==> inputs of run Y <==
Design MAC_Unit, start of the top module:
module MAC_Unit #(parameter WIDTH=32) (
    input logic clk,
    input logic reset,
    input  logic [WIDTH-1:0] a,
    input  logic [WIDTH-1:0] b,
    output logic [WIDTH*2-1:0] result
);
Settings: LEC_CHECK=0, ABC_AREA=0, CAP_MARGIN=20, CORE_ASPECT_RATIO=0.5, CORE_MARGIN=2, CORE_UTILIZATION=50, CTS_CLUSTER_DIAMETER=383, CTS_CLUSTER_SIZE=98, MAX_ROUTING_LAYER=met4, PLACE_DENSITY=0.42, SLEW_MARGIN=20, TNS_END_PERCENT=30; clock period 9.0 ns.
run.sh (not shown) runs the stock make flow with config.mk's settings and CLKGATE_MAP_FILE=.
==> run M: changes against run Y <==
ABC_AREA = unset   (was 0)
CORE_ASPECT_RATIO = unset   (was 0.5)
CORE_UTILIZATION = 40   (was 50)
CTS_CLUSTER_DIAMETER = unset   (was 383)
CTS_CLUSTER_SIZE = unset   (was 98)
MAX_ROUTING_LAYER = unset   (was met4)
PLACE_DENSITY = unset   (was 0.42)
TNS_END_PERCENT = unset   (was 30)
==> qor summary <==
                                                                run Y                run M
Average via count per standard cell                              5.41                 5.12
Hpwl dp                                                    105,000 um            97,700 um
Nets@finish                                                     5,750                5,754
Met2 GRT Util                                                   0.442                0.403
Starting density of the core                                    0.503                0.404
Final cycle utilization of the critical path                    0.940                0.964
Sum of routed wire segments on met1                         61,900 um            47,900 um
Grt peak-use layer                                               met1                 met2
Run status                                   timing/DRC/antenna clean  timing/DRC/antenna clean
Shortest period the worst path allows                         8460 ps              8680 ps
Stage-log warning count                                            28                   26
Tightest slew margin relative to the limit                      0.211                0.188
Area delta synth->final                                         7.93%                8.84%
Largest net degree at the start of global routing                  98                   80
Drt wl/cell                                                   22.6 um              20.5 um
Multi-input logic portion of the cell area                      0.725                0.719
Critical path fanouts, max                                         20                   22
Required arrival time at the worst endpoint                   9460 ps              9410 ps
Worst setup path startpoint                        b_reg[8]$_DFF_PP0_  a_reg[10]$_DFF_PP0_

* * *

==> onyx <==
==> flow/design.v <==
module MAC_Unit #(parameter WIDTH=32) (
    input logic clk,
    input logic reset,
    input  logic [WIDTH-1:0] a,
    input  logic [WIDTH-1:0] b,
    output logic [WIDTH*2-1:0] result
);
    logic [WIDTH-1:0] a_reg, b_reg;
    logic [WIDTH*2-1:0] mult_result;  
    always_ff@(posedge clk or posedge reset) begin
        if (reset) begin
            a_reg <= '0;
            b_reg <= '0;
            mult_result <= '0;
            result <= '0;
        end else begin
            a_reg <= a;
            b_reg <= b;
            mult_result <= a_reg * b_reg;  
            result <= mult_result + result;  
        end 
    end
endmodule
==> flow/run.sh <==
#!/bin/bash
# the make line also repeats each setting of config.mk as NAME=value (left out here)
make -C /OpenROAD-flow-scripts/flow DESIGN_CONFIG=/design/flow/config.mk WORK_HOME=/design/flow/orfs CLKGATE_MAP_FILE= finish
==> flow/config.mk <==
export PLATFORM = sky130hd
export DESIGN_NAME = MAC_Unit
export DESIGN_NICKNAME = MAC_Unit
export VERILOG_FILES = /design/flow/design.v
export SDC_FILE = /design/flow/constraint.sdc
export NUM_CORES = 4
export LEC_CHECK = 0
export ABC_AREA = 0
export CAP_MARGIN = 5
export CELL_PAD_IN_SITES_DETAIL_PLACEMENT = 2
export CELL_PAD_IN_SITES_GLOBAL_PLACEMENT = 1
export CORE_ASPECT_RATIO = 0.93
export CORE_MARGIN = 6
export CORE_UTILIZATION = 40
export CTS_CLUSTER_DIAMETER = 249
export PLACE_DENSITY_LB_ADDON = 0.1
export SLEW_MARGIN = 35
export TNS_END_PERCENT = 25
==> flow/constraint.sdc <==
create_clock -name core_clock -period 9.19 [get_ports {clk}]
set_input_delay 1.8380 -clock core_clock [delete_from_list [all_inputs] [get_ports {clk}]]
set_output_delay 1.8380 -clock core_clock [all_outputs]
set_load 0.01 [all_outputs]
==> inputs of maple, as changes to onyx <==
- ABC_AREA: 0 -> 1
- CAP_MARGIN: 5 -> 20
- CELL_PAD_IN_SITES_DETAIL_PLACEMENT: 2 -> default
- CELL_PAD_IN_SITES_GLOBAL_PLACEMENT: 1 -> default
- CORE_ASPECT_RATIO: 0.93 -> default
- CORE_MARGIN: 6 -> 2
- CTS_CLUSTER_DIAMETER: 249 -> 383
- CTS_CLUSTER_SIZE: default -> 31
- MAX_ROUTING_LAYER: default -> met4
- PLACE_DENSITY_LB_ADDON: 0.1 -> default
- SLEW_MARGIN: 35 -> 20
- TNS_END_PERCENT: 25 -> default
==> flow/constraint.sdc (replaced) <==
create_clock -name core_clock -period 9.0 [get_ports {clk}]
set_input_delay 1.8000 -clock core_clock [delete_from_list [all_inputs] [get_ports {clk}]]
set_output_delay 1.8000 -clock core_clock [all_outputs]
set_load 0.01 [all_outputs]
==> results <==
item	maple	onyx
Number of non-filler instances in the completed layout	8062	5873
Area fraction in compound gates after synthesis	0.01160	0.06923
Worst Setup Slack, final	1276 ps	527.4 ps
Normalized max-slew margin	0.2670	0.3653
Final period demand of the worst path	7724 ps	8663 ps
Core outline area	116200 um2	104000 um2
Share of Yosys cell area claimed by the top area cell type	0.3827	0.4279
Worst-path fanout max	17	15
Outcome	timing/DRC/antenna clean	timing/DRC/antenna clean
Clock-cell share of area	0.01218	0.01339
Number of logic inverters in the finished layout	2127	921
Final net count	7814	5751
Initial drt markers	2686	1111
Number of fillers in the final layout	11970	11110
Synthesis-to-finish area growth	7.727%	8.891%
Avg WL per Cell	18.04 um	24.30 um
Detail Placement HPWL	121.7 mm	117.9 mm
Worst clock skew	33.58 ps	21.74 ps

* * *

==> inputs of run a <==
Starts from the design.v that is shown in full above.
clock: 4.88 ns
lec_check: 0
abc_area: 0
cap_margin: 20
core_aspect_ratio: 0.5
core_margin: 2
core_utilization: 72
cts_cluster_diameter: 376
cts_cluster_size: 98
hold_slack_margin: -0.08
slew_margin: 20
tns_end_percent: 5
==> inputs of run b, as changes to run a <==
ABC_AREA = 1   (was 0)
CORE_ASPECT_RATIO = not set   (was 0.5)
CTS_CLUSTER_DIAMETER = 379   (was 376)
CTS_CLUSTER_SIZE = 100   (was 98)
HOLD_SLACK_MARGIN = not set   (was -0.08)
PLACE_DENSITY = 0.37   (was not set)
SETUP_SLACK_MARGIN = 1.22   (was not set)
TNS_END_PERCENT = 15   (was 5)
==> flow/constraint.sdc (replaced) <==
create_clock -name core_clock -period 4.49 [get_ports {clk}]
set_input_delay 0.8980 -clock core_clock [delete_from_list [all_inputs] [get_ports {clk}]]
set_output_delay 0.8980 -clock core_clock [all_outputs]
set_load 0.01 [all_outputs]
==> inputs of run c, as changes to run a <==
CAP_MARGIN = 40   (was 20)
CORE_MARGIN = 7   (was 2)
CORE_UTILIZATION = 64   (was 72)
CTS_CLUSTER_DIAMETER = 258   (was 376)
HOLD_SLACK_MARGIN = 0.28   (was -0.08)
MAX_ROUTING_LAYER = met4   (was not set)
PLACE_DENSITY = 0.42   (was not set)
SLEW_MARGIN = 15   (was 20)
TNS_END_PERCENT = 30   (was 5)
==> flow/constraint.sdc (replaced) <==
create_clock -name core_clock -period 9.0 [get_ports {clk}]
set_input_delay 1.8000 -clock core_clock [delete_from_list [all_inputs] [get_ports {clk}]]
set_output_delay 1.8000 -clock core_clock [all_outputs]
set_load 0.01 [all_outputs]
==> notes <==
Synthesized area is the same in run a and run c. First-iteration DRC count: run c is smaller than run a (22%). Between run a and run c, the lower final cell count is in run c (gap 4.3%, measured against run c). Run c finished clean. Run a completed and failed the layout checks on setup timing. Run b did not get past global routing, error GRT-0116. Die size, highest first: run c, run b, run a. Of run a and run c, run a has the higher critical path depth (gap 5).
==> figures <==
Status: run a complete, but fails checks; run b stopped before the end; run c timing/DRC/antenna clean
Last stage reached: run a -; run b global routing; run c -
Layout check failures: run a setup timing; run b -; run c -
# resized after CTS: run a 104; run b 260; run c 0
Tap Cells: run a 768; run b -; run c 884
Critical-path maximum fanout: run a 15; run b -; run c 19
Setup Total Neg Slack: run a -107,400 ps; run b -; run c 0 ps
Count of nets after finishing: run a 6,087; run b -; run c 5,738
Total nets after synthesis: run a 5,721; run b 7,793; run c 5,721
Via count normalized by instance count: run a 5.97; run b -; run c 5.73
Number of warning messages in the logs: run a 34; run b -; run c 28

* * *

==> harbor: inputs <==
Starts from the design.v that is shown in full above.
clock: 6.77 ns
lec_check: 0
cap_margin: 35
cell_pad_in_sites_global_placement: 0
core_aspect_ratio: 1.28
core_margin: 2
core_utilization: 71
cts_cluster_diameter: 354
gpl_routability_driven: 1
gpl_timing_driven: 1
max_routing_layer: met4
min_routing_layer: met1
place_density_lb_addon: 0.01
setup_slack_margin: 2.0
slew_margin: 20
==> fjord: changes against harbor <==
ABC_AREA = 1   (was not set)
CAP_MARGIN = 20   (was 35)
CELL_PAD_IN_SITES_GLOBAL_PLACEMENT = not set   (was 0)
CORE_ASPECT_RATIO = not set   (was 1.28)
CORE_UTILIZATION = 50   (was 71)
CTS_CLUSTER_DIAMETER = 383   (was 354)
CTS_CLUSTER_SIZE = 98   (was not set)
GPL_ROUTABILITY_DRIVEN = not set   (was 1)
GPL_TIMING_DRIVEN = not set   (was 1)
MIN_ROUTING_LAYER = not set   (was met1)
PLACE_DENSITY_LB_ADDON = not set   (was 0.01)
SETUP_SLACK_MARGIN = not set   (was 2.0)
TNS_END_PERCENT = 30   (was not set)
==> flow/constraint.sdc (replaced) <==
create_clock -name core_clock -period 9.0 [get_ports {clk}]
set_input_delay 1.8000 -clock core_clock [delete_from_list [all_inputs] [get_ports {clk}]]
set_output_delay 1.8000 -clock core_clock [all_outputs]
set_load 0.01 [all_outputs]
==> results <==
item                                                                fjord                    harbor
Result of the run                                timing/DRC/antenna clean  finished with violations
Reasons for failing layout checks                                       -              setup timing
Total cells reported by yosys after synthesis                       6,504                     4,432
Area of all placed cells without fillers                    0.05020 sq mm             0.04907 sq mm
Average wire per standard cell                              17.69 microns             20.38 microns
Post-detail-place hpwl                                           118.1 mm                  91.54 mm
Number of non-clock inverters in the layout                         2,127                       921
Chip width                                                  310.4 microns             218.9 microns
Fin Hold WS                                                      473.0 ps                  480.1 ps
Number of OpenROAD warnings                                            26                        31
Proportion of final cell area spent on non-clock buffers          0.03589                    0.1055
Logic Gate Count                                                    3,993                     3,092
Crit path to                                              mult_result[58]           mult_result[59]
